Design accel_display, start of the top module:
module accel_display(
	input 		          		clk,         
	input 		          		reset_n,
	input 		     [1:0]		SW,
	input 		          		data_update,
	input 		     [15:0]		data_x,
	input 		     [15:0]		data_y,
	output		     [7:0]		HEX0,
	output		     [7:0]		HEX1,
	output		     [7:0]		HEX2,
	output		     [7:0]		HEX3,
	output		reg  [3:0]		VGA_B,
	output		reg  [3:0]		VGA_G,
	output		reg          	VGA_HS,
	output		reg  [3:0]		VGA_R,
	output		reg          	VGA_VS
);
Size: roughly 4500 cells after synthesis, ~530 flip-flops, roughly 35000 um^2 of cells after synthesis.
clock: 9.04 ns
lec_check: 0
abc_area: 1
cap_margin: 20
core_margin: 2
core_utilization: 70
cts_cluster_size: 40
place_density_lb_addon: 0.09
setup_slack_margin: 2.64
slew_margin: 20
run.sh (not shown) runs the stock make flow with config.mk's settings and CLKGATE_MAP_FILE=.
The starting point aborted during global routing with GRT-0232.
Next try:
Settings changed: ABC_AREA 1 to not set, CORE_UTILIZATION 70 to 61, CTS_CLUSTER_SIZE 40 to not set, PLACE_DENSITY_LB_ADDON 0.09 to not set, SETUP_SLACK_MARGIN 2.64 to 3.63.
Clock period 9.04 ns to 13.1 ns, I/O delays scaled along.
Outcome: The new run passed the timing, DRC and antenna checks. Die area came out higher by 13%. Synthesized cell count came out lower by 20%. Area after synthesis came out lower by 0.90%.
Next try:
Settings changed: ABC_AREA set to 1, CORE_UTILIZATION 61 to 70, PLACE_DENSITY set to 0.6, SETUP_SLACK_MARGIN 3.63 to not set.
Clock period 13.1 ns to 10.1 ns, I/O delays scaled along.
After rerunning:
- With this change the flow completed, yet does not pass: negative setup slack
- cell count came out higher by 19%
- clock power rises by 27%
- power went up to 3.3 times its value
- sequential cell count is unchanged

* * *

Starting RTL as in the previous note.
## accel_display
module accel_display(
	input 		          		clk,         
	input 		          		reset_n,
	input 		     [1:0]		SW,
	input 		          		data_update,
	input 		     [15:0]		data_x,
	input 		     [15:0]		data_y,
	output		     [7:0]		HEX0,
	output		     [7:0]		HEX1,
	output		     [7:0]		HEX2,
	output		     [7:0]		HEX3,
	output		reg  [3:0]		VGA_B,
	output		reg  [3:0]		VGA_G,
	output		reg          	VGA_HS,
	output		reg  [3:0]		VGA_R,
	output		reg          	VGA_VS
);
Settings: LEC_CHECK=0, CAP_MARGIN=20, CORE_MARGIN=2, CORE_UTILIZATION=64, CTS_CLUSTER_SIZE=14, GPL_ROUTABILITY_DRIVEN=1, PLACE_DENSITY=0.59, SETUP_SLACK_MARGIN=1.17, SLEW_MARGIN=10, TNS_END_PERCENT=15; clock period 10.9 ns.
The starting point completed and failed the layout checks on negative setup slack.
Rerun with:
- CORE_UTILIZATION: 64 -> 40
- CTS_CLUSTER_SIZE: 14 -> not set
- GPL_ROUTABILITY_DRIVEN: 1 -> not set
- PLACE_DENSITY: 0.59 -> 0.6
- SETUP_SLACK_MARGIN: 1.17 -> not set
- SLEW_MARGIN: 10 -> 20
- TNS_END_PERCENT: 15 -> not set
- clock period: 10.9 -> 20.0 ns (I/O delays scaled with it)
After rerunning:
- The new run finished clean
- total power went down by 47%
- die size went up by 59%
- via count went down by about 8%
- clock-buffer cell count went down by 2
Rerun with:
- clock period: 20.0 -> 16.2 ns (I/O delays scaled with it)
=> The new run ran to the end with no violations. Count of clock-buffer cells in the layout came out higher by 5. Critical path depth is unchanged. Synthesized cell count does not change. Synthesized area stays the same. Hold slack gets better by 0.0049 ns.

* * *

Starting RTL as in the previous note.
export LEC_CHECK = 0
export ABC_AREA = 1
export CAP_MARGIN = 5
export CORE_MARGIN = 2
export CORE_UTILIZATION = 72
export CTS_CLUSTER_DIAMETER = 227
export CTS_CLUSTER_SIZE = 15
export PLACE_DENSITY_LB_ADDON = 0.01
export SETUP_SLACK_MARGIN = 3.15
export SLEW_MARGIN = 20
create_clock -name core_clock -period 10.6 [get_ports {clk}]
The first run aborted during global routing.
==> next run, changes <==
==> flow/config.mk (replaced) <==
export PLATFORM = sky130hd
export DESIGN_NAME = accel_display
export DESIGN_NICKNAME = accel_display
export VERILOG_FILES = /design/flow/design.v
export SDC_FILE = /design/flow/constraint.sdc
export NUM_CORES = 4
export LEC_CHECK = 0
export CAP_MARGIN = 20
export CORE_MARGIN = 2
export CORE_UTILIZATION = 64
export PLACE_DENSITY = 0.6
export SLEW_MARGIN = 20
==> flow/constraint.sdc (replaced) <==
create_clock -name core_clock -period 12.4 [get_ports {clk}]
set_input_delay 2.4800 -clock core_clock [delete_from_list [all_inputs] [get_ports {clk}]]
set_output_delay 2.4800 -clock core_clock [all_outputs]
set_load 0.01 [all_outputs]
This time the run went through all stages and came out clean.
Die area rose by about 11%.
Synthesized area goes down by 0.90%.
Synthesized cell count drops by 20%.
==> next run, changes <==
--- a/flow/config.mk
+++ b/flow/config.mk
@@ -7,6 +7,5 @@
 export LEC_CHECK = 0
-export CAP_MARGIN = 20
+export CAP_MARGIN = 5
 export CORE_MARGIN = 2
-export CORE_UTILIZATION = 64
-export PLACE_DENSITY = 0.6
+export CORE_UTILIZATION = 72
 export SLEW_MARGIN = 20
==> flow/constraint.sdc (replaced) <==
create_clock -name core_clock -period 13.9 [get_ports {clk}]
set_input_delay 2.7800 -clock core_clock [delete_from_list [all_inputs] [get_ports {clk}]]
set_output_delay 2.7800 -clock core_clock [all_outputs]
set_load 0.01 [all_outputs]
- power drops by 9.3%
- wire length goes up by 2.9%
- design area shrinks by 1.5%
- cell count is lower by 2.6%
- via count came out higher by 2.0%
- setup slack improved by 0.12 ns
- sequential power decreases by about 10%
==> next run, changes <==
--- a/flow/config.mk
+++ b/flow/config.mk
@@ -7,5 +7,6 @@
 export LEC_CHECK = 0
-export CAP_MARGIN = 5
+export CAP_MARGIN = 20
 export CORE_MARGIN = 2
-export CORE_UTILIZATION = 72
+export CORE_UTILIZATION = 60
+export SETUP_SLACK_MARGIN = 3.42
 export SLEW_MARGIN = 20
==> flow/constraint.sdc (replaced) <==
create_clock -name core_clock -period 11.8 [get_ports {clk}]
set_input_delay 2.3600 -clock core_clock [delete_from_list [all_inputs] [get_ports {clk}]]
set_output_delay 2.3600 -clock core_clock [all_outputs]
set_load 0.01 [all_outputs]
The new run ran to the end with no violations.
Total power goes up by 19%.
Worst hold slack hardly moves.
Critical path depth went up by 2.
Wire length goes up by 8.8%.
Design area grows by 9.9%.
Clock-buffer cell count goes up by 4.
Worst setup slack is better by 0.011 ns.
Sequential cell count is unchanged.
Global-route usage falls by 3.2 points.
Utilization falls by 6.3 points.
Final cell count is higher by 7.6%.
==> next run, changes <==
--- a/flow/config.mk
+++ b/flow/config.mk
@@ -9,4 +9,5 @@
 export CORE_MARGIN = 2
-export CORE_UTILIZATION = 60
-export SETUP_SLACK_MARGIN = 3.42
+export CORE_UTILIZATION = 68
+export CTS_CLUSTER_SIZE = 41
+export SETUP_SLACK_MARGIN = 3.08
 export SLEW_MARGIN = 20
==> flow/constraint.sdc (replaced) <==
create_clock -name core_clock -period 13.1 [get_ports {clk}]
set_input_delay 2.6200 -clock core_clock [delete_from_list [all_inputs] [get_ports {clk}]]
set_output_delay 2.6200 -clock core_clock [all_outputs]
set_load 0.01 [all_outputs]
Result: Routed wire length grows by 1.0%. Total power came out lower by 8.3%. Hold slack is better by 0.0088 ns. Synthesized area stays the same. Clock power went down by about 6%. Via count came out higher by 0.41%. Flip-flop count is unchanged. Core utilization goes up by 8.3 points.

* * *

accel_display again, from the RTL that the note above started with.
Settings: LEC_CHECK=0, ABC_AREA=1, CAP_MARGIN=20, CORE_MARGIN=2, CORE_UTILIZATION=71, CTS_CLUSTER_DIAMETER=238, CTS_CLUSTER_SIZE=15, HOLD_SLACK_MARGIN=0.29, PLACE_DENSITY=0.6, SLEW_MARGIN=20; clock period 9.77 ns.
The starting point finished with setup timing left.
Edit:
--- a/flow/config.mk
+++ b/flow/config.mk
@@ -9,8 +9,7 @@
 export CAP_MARGIN = 20
 export CORE_MARGIN = 2
-export CORE_UTILIZATION = 71
-export CTS_CLUSTER_DIAMETER = 238
-export CTS_CLUSTER_SIZE = 15
+export CORE_UTILIZATION = 70
+export CTS_CLUSTER_SIZE = 34
 export HOLD_SLACK_MARGIN = 0.29
-export PLACE_DENSITY = 0.6
+export SETUP_SLACK_MARGIN = 1.6
 export SLEW_MARGIN = 20
==> flow/constraint.sdc (replaced) <==
create_clock -name core_clock -period 9.85 [get_ports {clk}]
set_input_delay 1.9700 -clock core_clock [delete_from_list [all_inputs] [get_ports {clk}]]
set_output_delay 1.9700 -clock core_clock [all_outputs]
set_load 0.01 [all_outputs]
- Now the flow never finished: it broke off in global routing (5_1_grt)
- area after synthesis is unchanged
- synthesized cell count stays the same
- die size is higher by 1.4%
Edit:
==> flow/config.mk (replaced) <==
export PLATFORM = sky130hd
export DESIGN_NAME = accel_display
export DESIGN_NICKNAME = accel_display
export VERILOG_FILES = /design/flow/design.v
export SDC_FILE = /design/flow/constraint.sdc
export NUM_CORES = 4
export LEC_CHECK = 0
export CAP_MARGIN = 20
export CORE_MARGIN = 2
export CORE_UTILIZATION = 40
export PLACE_DENSITY = 0.6
export SLEW_MARGIN = 20
==> flow/constraint.sdc (replaced) <==
create_clock -name core_clock -period 11.1 [get_ports {clk}]
set_input_delay 2.2200 -clock core_clock [delete_from_list [all_inputs] [get_ports {clk}]]
set_output_delay 2.2200 -clock core_clock [all_outputs]
set_load 0.01 [all_outputs]
Outcome:
- Now the flow produced a clean layout
- synthesized area fell by 0.90%
- die area rose by 72%
- synthesized cell count fell by 20%

* * *

== the reference run ==
Starting RTL as in the previous note.
Design accel_display, start of the top module:
module accel_display(
	input 		          		clk,         
	input 		          		reset_n,
	input 		     [1:0]		SW,
	input 		          		data_update,
	input 		     [15:0]		data_x,
	input 		     [15:0]		data_y,
	output		     [7:0]		HEX0,
	output		     [7:0]		HEX1,
	output		     [7:0]		HEX2,
	output		     [7:0]		HEX3,
	output		reg  [3:0]		VGA_B,
	output		reg  [3:0]		VGA_G,
	output		reg          	VGA_HS,
	output		reg  [3:0]		VGA_R,
	output		reg          	VGA_VS
);
clock: 20.0 ns
lec_check: 0
abc_area: 1
cap_margin: 20
cell_pad_in_sites_global_placement: 3
core_margin: 2
core_utilization: 33
cts_cluster_diameter: 263
gpl_routability_driven: 0
hold_slack_margin: -0.06
min_routing_layer: met2
setup_slack_margin: 1.95
slew_margin: 20
Relative to the reference run, the following input files were edited for the trial run:
# the reference run
export LEC_CHECK = 0
export ABC_AREA = 1
export CAP_MARGIN = 20
export CELL_PAD_IN_SITES_GLOBAL_PLACEMENT = 3
export CORE_MARGIN = 2
export CORE_UTILIZATION = 33
export CTS_CLUSTER_DIAMETER = 263
export GPL_ROUTABILITY_DRIVEN = 0
export HOLD_SLACK_MARGIN = -0.06
export MIN_ROUTING_LAYER = met2
export SETUP_SLACK_MARGIN = 1.95
export SLEW_MARGIN = 20
create_clock -name core_clock -period 20.0 [get_ports {clk}]
# the trial run
export LEC_CHECK = 0
export CAP_MARGIN = 20
export CORE_MARGIN = 2
export CORE_UTILIZATION = 35
export PLACE_DENSITY = 0.6
export SLEW_MARGIN = 20
create_clock -name core_clock -period 24.7 [get_ports {clk}]
[summary]
Sequential share of cell area in the trial run is 0.26 points higher than in the reference run
Taking the reference run as the reference, in the trial run synthesized area -0.90%, total power dropped 63%.
The trial run vs the reference run — post-detailed-routing wire length dropped by more than a quarter
Side by side, xor-xnor portion of the synthesized cell area turned out higher in the trial run than in the reference run.
Changes observed in the trial run relative to the reference run: floorplan core density increased 2.0 points; clock share of power increased 25 points.
Power figures rest on the tool's default switching activity, not on a simulated workload.
